==> flow/design.v <==
`timescale 1ns/100ps
module mult_stage( input clock, reset, start, nuke, 
		   input [63:0] product_in, mplier_in, mcand_in,
		   output logic done,
		   output logic [63:0] product_out, mplier_out, mcand_out
		  );
	logic [63:0] prod_in_reg, partial_prod_reg;
	logic [63:0] partial_product, next_mplier, next_mcand;
	assign product_out = prod_in_reg + partial_prod_reg;
	assign partial_product = mplier_in[7:0] * mcand_in;
	assign next_mplier = {8'b0,mplier_in[63:8]};
	assign next_mcand = {mcand_in[55:0],8'b0};
	always_ff @(posedge clock) begin
		prod_in_reg      <= product_in;
		partial_prod_reg <= partial_product;
		mplier_out       <= next_mplier;
		mcand_out        <= next_mcand;
	end
	always_ff @(posedge clock) begin
		if(reset)
			done <= 1'b0;
		else if(nuke)
			done <= 1'b0;
		else
			done <= start;
	end
endmodule
`timescale 1ns/100ps
module mult(	input clock, reset, nuke, 
		input [63:0] mcand, mplier,
		input start,
		output [63:0] product,
		output done
	   );
  	logic [63:0] mcand_out, mplier_out;
  	logic [(7*64)-1:0] internal_products, internal_mcands, internal_mpliers;
  	logic [6:0] internal_dones;
	mult_stage mstage [7:0]  (
		.clock(clock),
		.reset(reset),
		.nuke(nuke), 
		.product_in({internal_products,64'h0}),
		.mplier_in({internal_mpliers,mplier}),
		.mcand_in({internal_mcands,mcand}),
		.start({internal_dones,start}),
		.product_out({product,internal_products}),
		.mplier_out({mplier_out,internal_mpliers}),
		.mcand_out({mcand_out,internal_mcands}),
		.done({done,internal_dones})
	);
endmodule
make LEC_CHECK=0 ABC_AREA=0 CAP_MARGIN=0 CELL_PAD_IN_SITES_DETAIL_PLACEMENT=1 CORE_ASPECT_RATIO=0.54 CORE_MARGIN=7 CORE_UTILIZATION=18 CTS_CLUSTER_DIAMETER=50 CTS_CLUSTER_SIZE=19 GPL_ROUTABILITY_DRIVEN=1 GPL_TIMING_DRIVEN=0 HOLD_SLACK_MARGIN=0.23 MIN_ROUTING_LAYER=met2 PLACE_DENSITY_LB_ADDON=0.01 SETUP_SLACK_MARGIN=0.16 SLEW_MARGIN=20 TNS_END_PERCENT=80 finish   # period 10.3 ns
run.sh (not shown) runs the stock make flow with config.mk's settings and CLKGATE_MAP_FILE=.
The baseline produced a layout that fails on capacitance limit, slew limit.
Change:
- ABC_AREA: 0 -> default
- CAP_MARGIN: 0 -> 20
- CELL_PAD_IN_SITES_DETAIL_PLACEMENT: 1 -> default
- CORE_ASPECT_RATIO: 0.54 -> default
- CORE_MARGIN: 7 -> 2
- CORE_UTILIZATION: 18 -> 40
- CTS_CLUSTER_DIAMETER: 50 -> default
- CTS_CLUSTER_SIZE: 19 -> 69
- GPL_ROUTABILITY_DRIVEN: 1 -> default
- GPL_TIMING_DRIVEN: 0 -> default
- HOLD_SLACK_MARGIN: 0.23 -> default
- MIN_ROUTING_LAYER: met2 -> default
- PLACE_DENSITY: default -> 0.79
- PLACE_DENSITY_LB_ADDON: 0.01 -> default
- SETUP_SLACK_MARGIN: 0.16 -> default
- TNS_END_PERCENT: 80 -> default
- clock period: 10.3 -> 7.0 ns (I/O delays scaled with it)
Result:
- The changed run completed without violations
- register-to-register slack degrades by 0.78 ns
- design area falls by 6.7%
- synthesized area stays the same
- global-route usage falls by 5.0 points

## build 21
Starts from the design.v that is shown in full above.
export LEC_CHECK = 0
export ABC_AREA = 1
export CAP_MARGIN = 20
export CORE_MARGIN = 2
export CORE_UTILIZATION = 72
export CTS_CLUSTER_DIAMETER = 230
export CTS_CLUSTER_SIZE = 22
export HOLD_SLACK_MARGIN = 0.3
export PLACE_DENSITY_LB_ADDON = 0.03
export SETUP_SLACK_MARGIN = 1.11
export SLEW_MARGIN = 20
create_clock -name core_clock -period 3.72 [get_ports {clock}]
Build 21 is listed as incomplete: the tool reported an error in global routing (5_1_grt) and the run ended there.
Input changes introduced in build 5 (baseline for comparison: build 21):
-- flow/config.mk --
<<< build 21, line 8
export ABC_AREA = 1
>>> build 5, line 8
<<< build 21, line 11
export CORE_UTILIZATION = 72
export CTS_CLUSTER_DIAMETER = 230
export CTS_CLUSTER_SIZE = 22
export HOLD_SLACK_MARGIN = 0.3
export PLACE_DENSITY_LB_ADDON = 0.03
export SETUP_SLACK_MARGIN = 1.11
>>> build 5, line 10
export CORE_UTILIZATION = 40
==> flow/constraint.sdc <==
create_clock -name core_clock -period 6.66 [get_ports {clock}]
set_input_delay 1.3320 -clock core_clock [delete_from_list [all_inputs] [get_ports {clock}]]
set_output_delay 1.3320 -clock core_clock [all_outputs]
set_load 0.01 [all_outputs]
Findings:
- Build 5 finished every step from synthesis to the final layout, and the layout passed the timing, DRC and antenna checks.
- Build 21 never completed, since it errored out during global routing (5_1_grt).
- Placement-stage cell area went down by more than 10% going from build 21 to build 5.
- [compare] base=build 21 new=build 5: floorplan die height saw an increase, number of cells in the yosys synthesis report saw a decrease, count of unique library cells instantiated by Yosys saw an increase, total number of placement rows saw an increase, post-cts hold buffer count saw a decrease.
- [build 5] synthesized cell count fell about 40% relative to build 21
- Against build 21 as the reference, build 5 delivers a lower yosys stat chip area.
- NOTE post-detailed-placement half-perimeter wirelength build 21->build 5 decreased by more than a quarter
- Lower number of H-tree levels was reported by build 21, not build 5.
### build 5 -> build 84
-- flow/config.mk --
<<< build 5, line 8
>>> build 84, line 8
export ABC_AREA = 1
<<< build 5, line 10
export CORE_UTILIZATION = 40
>>> build 84, line 11
export CORE_UTILIZATION = 72
export CTS_CLUSTER_DIAMETER = 230
export CTS_CLUSTER_SIZE = 22
export PLACE_DENSITY_LB_ADDON = 0.03
export SETUP_SLACK_MARGIN = 0.93
==> flow/constraint.sdc <==
create_clock -name core_clock -period 3.72 [get_ports {clock}]
set_input_delay 0.7440 -clock core_clock [delete_from_list [all_inputs] [get_ports {clock}]]
set_output_delay 0.7440 -clock core_clock [all_outputs]
set_load 0.01 [all_outputs]
Findings:
- Stage in which a tool error killed build 84: global routing (5_1_grt).
- | post-detailed-placement half-perimeter wirelength | higher: build 84 |
- Build 84 reports a lower post-synthesis adder-cell area fraction than build 5 does.
- Synthesized instance count came out higher on build 84 than on build 5.
- STATUS chip footprint: build 84 wins against build 5
The following lists how build 4 was set up differently from build 84:
-- flow/config.mk --
<<< build 84, line 8
export ABC_AREA = 1
>>> build 4, line 8
<<< build 84, line 11
export CORE_UTILIZATION = 72
export CTS_CLUSTER_DIAMETER = 230
export CTS_CLUSTER_SIZE = 22
export PLACE_DENSITY_LB_ADDON = 0.03
export SETUP_SLACK_MARGIN = 0.93
>>> build 4, line 10
export CORE_UTILIZATION = 40
==> flow/constraint.sdc <==
create_clock -name core_clock -period 7.0 [get_ports {clock}]
set_input_delay 1.4000 -clock core_clock [delete_from_list [all_inputs] [get_ports {clock}]]
set_output_delay 1.4000 -clock core_clock [all_outputs]
set_load 0.01 [all_outputs]
==> results <==
Build 4 completed; timing, DRC and antenna clean. | yosys cell count | build 4 vs build 84 | 6064 lower |. Against build 84, standard-cell row count in build 4 rose by more than 10%. Against build 84, synthesized area in build 4 fell by more than 10%. Build 4: die area higher than build 84. Share of synthesized cell area in and, or, nand and nor gates in build 4 vs build 84: down 7.0 points.
The inputs of build 49 differ from those of build 4 as listed below.
-- flow/config.mk --
<<< build 4, line 10
export CORE_UTILIZATION = 40
>>> build 49, line 10
export CORE_UTILIZATION = 17
==> flow/constraint.sdc <==
create_clock -name core_clock -period 6.66 [get_ports {clock}]
set_input_delay 1.3320 -clock core_clock [delete_from_list [all_inputs] [get_ports {clock}]]
set_output_delay 1.3320 -clock core_clock [all_outputs]
set_load 0.01 [all_outputs]
Findings:
Per the comparison of build 49 with build 4, total power went up by 3.4 mW; via count was more or less identical; internal portion of total power went up by 5.6%. Re sequential fraction of the synthesis area: no difference whatsoever between build 49 and build 4. Tapcell count (build 4 / build 49): 0.43. Per the comparison of build 49 with build 4, global-route met1 utilization went down 13 points; wire length went up about 8%.
Power figures rest on the tool's default switching activity, not on a simulated workload.
